run 1:
## main
module main(
    input wire clk,
    input wire rst,
    input wire [3:0] sensor,
    input wire [2:0] sw,
    output wire [1:0] servo
    );
Size: roughly 2400 cells after synthesis, roughly 11 I/O pins, about 0.016 sq mm of cells after synthesis.
clock: 7.18 ns
lec_check: 0
abc_area: 1
cap_margin: 20
core_margin: 2
core_utilization: 65
cts_cluster_diameter: 364
cts_cluster_size: 100
place_density: 0.36
slew_margin: 20
run.sh (not shown) runs the stock make flow with config.mk's settings and CLKGATE_MAP_FILE=.
No crash in run 1: every stage finished, but the layout fails its final checks due to setup timing.
Inputs modified between run 1 and run 2:
Settings: CORE_UTILIZATION now 40, was 65; ABC_AREA no longer set, was 1; CTS_CLUSTER_DIAMETER no longer set, was 364; SETUP_SLACK_MARGIN now -1.4, previously not set; PLACE_DENSITY no longer set, was 0.36; the clock period (ns, I/O delays scaled along) now 14.0, was 7.18.
--- outcome ---
- Not one of run 1 and run 2 finished clean.
- [run 1] flow finished | final checks: failed | reasons: setup timing
- Changes observed in run 2 relative to run 1: post-CTS setup buffer count down 52; horizontal die dimension up 46 um.
- Run 2 vs. run 1: net count after synthesis shrank by 343, fraction of area in registers rose 3.3 points, area fraction in compound gates now larger, clock network latency to the later pin of the worst-skew pair barely changed, final net count shrank by 721.
- STATUS worst clock skew: run 2 wins against run 1
- Of the two values seen for prevailing logic family in the synthesized netlist, simple AND/OR/NAND/NOR gates was produced by run 1 and AND-OR/OR-AND gates by run 2.
- Against run 1, run 2 reports a count of mapped cells out of synthesis that is lower.
- The run with more setup slack is run 2; run 1 has less.
The following lists how run 3 was set up differently from run 2:
Settings: SETUP_SLACK_MARGIN removed (was -1.4); TNS_END_PERCENT newly set to 10; CTS_CLUSTER_DIAMETER newly set to 100.
Results
Of run 3 and run 2, the lower via count of the routed design belongs to run 2.
Run 3: full flow OK, the timing, design-rule and antenna checks passed
Run 2 ran in full, but the layout does not pass; the checks complain about setup timing.
Run 3 vs. run 2: largest incremental delay on the critical path down 0.15 ns; slew at the pin closest to its max-slew limit up 0.022 ns; final cell utilization of the core up 0.68 points; detailed-router iteration count before antenna repair down 1.
Number of non-clock inverters in the layout essentially unchanged between run 3 and run 2.
Input changes introduced in run 4 (baseline for comparison: run 3):
Settings: an added CELL_PAD_IN_SITES_GLOBAL_PLACEMENT of 2; a deleted CTS_CLUSTER_SIZE that had been 100; a deleted CTS_CLUSTER_DIAMETER that had been 100; an added MAX_ROUTING_LAYER of met5; a change of CORE_UTILIZATION from 40 to 29; a change of TNS_END_PERCENT from 10 to 100; an added PLACE_DENSITY_LB_ADDON of 0.13; an added CORE_ASPECT_RATIO of 1.92; an added CELL_PAD_IN_SITES_DETAIL_PLACEMENT of 0; an added HOLD_SLACK_MARGIN of 0.24; an added MIN_ROUTING_LAYER of met1.
## What came out
- Run 4: design area higher than run 3
- In the reports for run 3 and run 4, the larger width of the chip belongs to run 3.
- The utilization of run 4 falls short of that of run 3 by 9.6 points.
- Summary of run 4 over run 3: routed via count divided by cell count decreased about 7.5%; post-route worst setup slack now larger; ratio of final minimum period to clock period saw a decrease.
- The final reports for run 4 and run 3 show critical path depth in cells higher in the former.
- Area enclosed by the die boundary was higher in the run labelled run 4.


job 4361:
The RTL this note starts from:
==> flow/design.v <==
`timescale 1ns / 1ps
module frequency_divider
    # ( parameter
        freq = 1000
    )
    (
        input  wire clk100MHz,  
        input  wire rst,        
        output reg  clk_div,    
        output wire tick        
    );
    localparam LOOP_COUNTER_AT = 100_000_000 / freq / 2 ;
    reg [clog2(LOOP_COUNTER_AT)-1:0] count;
    always @( posedge(clk100MHz) )
    begin
        if(rst)
        begin : counter_reset
            count   <= 0;
            clk_div <= 1'b0;
        end
        else
        begin : counter_operate
            if (count == (LOOP_COUNTER_AT - 1))
            begin : counter_loop
                count   <= 0;
                clk_div <= ~clk_div;
            end
            else
            begin : counter_increment
                count   <= count + 1;
                clk_div <= clk_div;
            end
        end
    end
    assign tick = (count == (LOOP_COUNTER_AT - 1)) && !clk_div;
    function integer clog2(input integer number);
        begin
            clog2 = 0;
            while (number)
            begin
                clog2  = clog2 + 1;
                number = number >> 1;
            end
        end
    endfunction
endmodule
`timescale 1ns / 1ps
module clock_managment_unit(
    input wire clk,
    input wire rst,
    output wire clk_100MHz,
    output wire clk_40MHz,
    output wire clk_1KHz,
    output wire tick_40MHz,   
    output wire tick_1KHz     
    );
    frequency_divider 
    #(
        .freq(1000000)   
    )    
    my_1K_divider(
        .clk100MHz(clk),
        .rst(rst),
        .clk_div(clk_1KHz),
        .tick(tick_1KHz)
    );
    frequency_divider 
    #(
        .freq(40000000)
    )    
    my_40M_divider(
        .clk100MHz(clk),
        .rst(rst),
        .clk_div(clk_40MHz),
        .tick(tick_40MHz)
    );
     assign clk_100MHz =clk;
endmodule
`timescale 1ns / 1ps
module sensor_handler(
    input wire clk,
    input wire rst,
    input wire [3:0] sensors,
    output reg [10:0] position
    );
reg [10:0] position_nxt;
always @(posedge clk) begin
    if(rst)
        position <= 0;
    else 
        position <= position_nxt;
end
always @(*) begin
    case(sensors)
    4'b1001:    position_nxt = 500;
    4'b0111:    position_nxt = 1000;
    4'b0011:    position_nxt = 750;
    4'b1110:    position_nxt = 1;
    4'b1100:    position_nxt = 250;
    4'b1011:    position_nxt = 625;
    4'b1101:    position_nxt = 375;
    4'b0001:    position_nxt = 666;
    4'b1000:    position_nxt = 333;
    default:    position_nxt = 1023;    
endcase
end
endmodule
`timescale 1ns / 1ps
module pid(
    input wire clk,
    input wire en,   
    input wire rst,
    input wire [10:0] position,
    input wire kp_sw, ki_sw, kd_sw,  
    output reg [10:0] pid_output
    );
reg signed [10:0] error, error_nxt, error_sum, error_sum_nxt, error_dif, error_dif_nxt, error_prev;
reg signed [12:0] p, p_nxt, i, i_nxt, d, d_nxt;
reg signed [10:0] output_loaded_nxt, output_buf, output_buf_nxt;
localparam  
    K_P      = 1,
    K_P_DEN  = 2,
    K_I      = 5,
    K_I_DEN  = 100,
    K_D      = 1,
    K_D_DEN  = 200,
    TIME_DIV = 100;
always @(posedge clk) begin
    if(rst) begin
        error         <= 0;
        error_sum     <= 0;
        error_dif     <= 0;
        error_prev    <= 0;
        p             <= 0;
        i             <= 0;
        d             <= 0;
        output_buf    <= 0;
        pid_output    <= 0;
    end
    else if(en) begin 
        error         <= error_nxt;
        error_sum     <= error_sum_nxt;
        error_dif     <= error_dif_nxt;
        error_prev    <= error;
        p             <= p_nxt;
        i             <= i_nxt;
        d             <= d_nxt;
        output_buf    <= output_buf_nxt;
        pid_output    <= output_loaded_nxt;
    end
end
always @(*) begin
    error_nxt = 500 - position;
    error_sum_nxt = (error == 0) ? 0 : (error_sum + error);
    error_dif_nxt = error - error_prev;
    p_nxt = kp_sw ? (K_P * error)/K_P_DEN : 0;
    i_nxt = ki_sw ? (K_I * error_sum)/(TIME_DIV * K_I_DEN) : 0;
    d_nxt = kd_sw ? (K_D * error_dif * TIME_DIV)/K_D_DEN : 0;
    output_buf_nxt = p + i + d + 500;
    if(output_buf < 0) output_loaded_nxt = 0;
    else if(output_buf > 1000) output_loaded_nxt = 0;
    else output_loaded_nxt = output_buf;
end
endmodule
`timescale 1ns / 1ps
module servo_handler(
    input  wire clk,
    input  wire en,   
    input  wire rst,
    input  wire [10:0] pid_output,
    output reg  [7:0] servo_l,
    output reg  [7:0] servo_r
    );
reg [7:0] servo_l_nxt;
reg [7:0] servo_r_nxt;
reg [3:0] state,state_nxt;
reg [20:0] counter,counter_nxt;
reg [10:0] pid_buf;
localparam        
    idle              = 3'b000,
    turn_left         = 3'b001,
    turn_right        = 3'b010,
    stop              = 3'b111,
    servo_l_on        = 8'd157,
    servo_r_on        = 8'd137,
    servo_off         = 1'd0;
always @(posedge clk) begin
    if(rst) begin
        servo_l <=0;
        servo_r <=0;
        state   <=0;
        counter <=0;
        pid_buf <=0;
    end
    else if(en) begin
        servo_l <= servo_l_nxt;
        servo_r <= servo_r_nxt;
        state   <= state_nxt;
        counter <= counter_nxt;
        pid_buf <= pid_output;
    end
end
always @(*) begin
    servo_l_nxt = 0;
    servo_r_nxt = 0;
    counter_nxt = 0;
    case (state)
        idle: begin 
            counter_nxt=0;          
            if(pid_buf == 239) begin
                state_nxt =stop;
            end
            else if(pid_buf > 500) begin
                state_nxt=turn_left;
            end  
            else if(pid_buf < 500) begin
                state_nxt=turn_right;
            end
            else begin
                state_nxt=idle;
                servo_l_nxt = servo_l_on;
                servo_r_nxt = servo_r_on; 
            end    
        end      
        turn_right: begin
            counter_nxt=counter+1;
            servo_l_nxt = servo_l_on;
            servo_r_nxt =servo_off;
            if(counter >= pid_buf)
                state_nxt=idle;
            else
                state_nxt=turn_right;
        end
        turn_left: begin
            counter_nxt=counter+1;
            servo_l_nxt = servo_off;
            servo_r_nxt =servo_r_on;
            if(pid_buf < 500 || counter >= pid_buf - 500)
                state_nxt=idle;
            else
                state_nxt=turn_left;
        end
        stop: begin
            servo_l_nxt = servo_off;
            servo_r_nxt =servo_off;
            if(pid_buf == 239)
                state_nxt =stop;
            else 
                state_nxt=idle;
        end     
        default: state_nxt=idle;        
    endcase    
end
endmodule
`timescale 1ns / 1ps
module servo_to_PWM(
   input wire clk,
   input wire rst,
   input wire [7:0] servo_L,
   input wire [7:0] servo_R,
   output reg PWM_L,
   output reg PWM_R
   );
reg PWM_L_nxt;
reg PWM_R_nxt;
reg [19:0] counter,counter_nxt;
reg [20:0] servo_l_mul,servo_r_mul;
reg [7:0] servo_L_buf, servo_R_buf;
always@ (posedge clk) begin
   if(rst) begin
      counter <=0;
      PWM_L   <=0;
      PWM_R   <=0;
   end
   else begin
      counter <=counter_nxt;
      PWM_L   <=PWM_L_nxt;
      PWM_R   <=PWM_R_nxt;
   end
end 
always @* begin
   servo_l_mul =servo_L *1000;
   servo_r_mul =servo_R *1000;
   counter_nxt = counter+1;
   if(counter > 1000000) begin
      counter_nxt=0;
   end
   if(counter > servo_l_mul) begin
      PWM_L_nxt=0;
   end
   else begin
      PWM_L_nxt =1;
   end
   if(counter >servo_r_mul) begin
      PWM_R_nxt=0;
   end
   else begin
      PWM_R_nxt =1;
   end
end 
endmodule
`timescale 1ns / 1ps
module main(
    input wire clk,
    input wire rst,
    input wire [3:0] sensor,
    input wire [2:0] sw,
    output wire [1:0] servo
    );
wire [7:0] Servo_R;
wire [7:0] Servo_L;
wire clk_40MHz;
wire clk_1KHz;
wire clk_100MHz;
wire tick_40MHz;
wire tick_1KHz;
wire [10:0] pid_output, position;
servo_handler my_servo (
    .clk(clk_100MHz),
    .en(tick_1KHz),
    .rst(rst),
    .servo_l(Servo_L),
    .servo_r(Servo_R),
    .pid_output(pid_output)
);       
servo_to_PWM my_PWM(
    .clk(clk_100MHz),
    .rst(rst),
    .servo_L(Servo_L),
    .servo_R(Servo_R),
    .PWM_L(servo[0]),
    .PWM_R(servo[1])
);
clock_managment_unit my_clk(
.clk(clk),
.rst(rst),
.clk_100MHz(clk_100MHz),
.clk_40MHz(clk_40MHz),
.clk_1KHz(clk_1KHz),
.tick_40MHz(tick_40MHz),
.tick_1KHz(tick_1KHz)
);
pid my_pid(
    .kp_sw(sw[0]),
    .ki_sw(sw[1]),
    .kd_sw(sw[2]),
    .clk(clk_100MHz),
    .en(tick_40MHz),
    .rst(rst),
    .position(position),
    .pid_output(pid_output)
);
sensor_handler my_sensors(
    .clk(clk_100MHz),
    .rst(rst),
    .sensors(sensor),
    .position(position)
);
endmodule
Settings: LEC_CHECK=0, ABC_AREA=1, CAP_MARGIN=35, CELL_PAD_IN_SITES_DETAIL_PLACEMENT=2, CORE_ASPECT_RATIO=0.6, CORE_MARGIN=2, CORE_UTILIZATION=67, CTS_CLUSTER_DIAMETER=24, CTS_CLUSTER_SIZE=78, GPL_TIMING_DRIVEN=0, HOLD_SLACK_MARGIN=-0.0, MAX_ROUTING_LAYER=met5, MIN_ROUTING_LAYER=met2, PLACE_DENSITY_LB_ADDON=0.27, SETUP_SLACK_MARGIN=2.74, SLEW_MARGIN=35, TNS_END_PERCENT=35; clock period 10.6 ns.
The flow ended early for job 4361: it failed with a tool error in detailed placement.
#### Input delta (job 3788 over job 4361)
Settings: a deleted GPL_TIMING_DRIVEN that had been 0; a change of CAP_MARGIN from 35 to 20; a deleted CELL_PAD_IN_SITES_DETAIL_PLACEMENT that had been 2; a deleted MIN_ROUTING_LAYER that had been met2; a deleted ABC_AREA that had been 1; a deleted PLACE_DENSITY_LB_ADDON that had been 0.27; a change of CORE_UTILIZATION from 67 to 61; a deleted TNS_END_PERCENT that had been 35; a change of SLEW_MARGIN from 35 to 20; a deleted CTS_CLUSTER_SIZE that had been 78; a deleted MAX_ROUTING_LAYER that had been met5; a deleted CORE_ASPECT_RATIO that had been 0.6; a deleted CTS_CLUSTER_DIAMETER that had been 24; a deleted HOLD_SLACK_MARGIN that had been -0.0; a deleted SETUP_SLACK_MARGIN that had been 2.74; a change of the clock period (ns, I/O delays scaled along) from 10.6 to 10.9.
### Flow results
[flow] job 3788 | stages: complete | final checks: fail | reason: negative setup slack
Per the comparison of job 3788 with job 4361, final weighted congestion in routability-driven placement lower, synthesized cell count lower, number of rows created at floorplan higher, post-synthesis net count lower, synthesized chip area reported by yosys higher.
Combined area of all synthesized cells: job 3788 vs job 4361 up 2.7%
Compared with job 4361, job 3788 shows a lower share of the yosys chip area belonging to registers.
On area fraction in full adders, half adders and majority gates: job 3788 sits below job 4361.
For job 3877, these inputs were changed with respect to job 3788:
Settings: CORE_UTILIZATION: 61 -> 46; the clock period (ns, I/O delays scaled along): 10.9 -> 7.18.
## What came out
- Finished, but not clean: job 3877, with negative setup slack.
- Relative to job 3788, largest net degree at the start of global routing has increased by about 13% in job 3877.
- The total number of vias of job 3877 is lower than that of job 3788.
- Synthesized area came out exactly the same in job 3788 and job 3877.
- Density: job 3877 sparser than job 3788
- Per the comparison of job 3877 with job 3788, wire length saw a decrease, post-route cell area saw an increase, final cell count saw an increase, total stage count of the critical path saw an increase.
- Compared with job 3788, first-pass GRT wire length in job 3877 increased slightly.
Relative to job 3877, the following input files were edited for job 2096:
Settings: putting PLACE_DENSITY at 0.36 where nothing was set; putting CTS_CLUSTER_SIZE at 100 where nothing was set; putting CTS_CLUSTER_DIAMETER at 364 where nothing was set; putting ABC_AREA at 1 where nothing was set; swapping 46 for 59 in CORE_UTILIZATION; putting CORE_ASPECT_RATIO at 0.71 where nothing was set.
==> comparison <==
- Job 3877 → job 2096: number of ordinary inverters in the final layout up 274, met3 layer usage reported by global route level.
- Job 2096: all stages done; final checks FAILED (negative setup slack).
- In job 2096 the placer's final routability congestion estimate turned out about 2.2% higher than in job 3877.
- From job 3877 to job 2096 the numbers moved as follows: yosys-reported design area after synthesis went down about 2.6%, number of cells on the worst reg-to-reg path went up 36, synthesized area went down 2.6%.
- From job 3877 to job 2096 the numbers moved as follows: critical path depth went up by 36; highest cell delay on the worst timing path shows an increase of 130 ps.
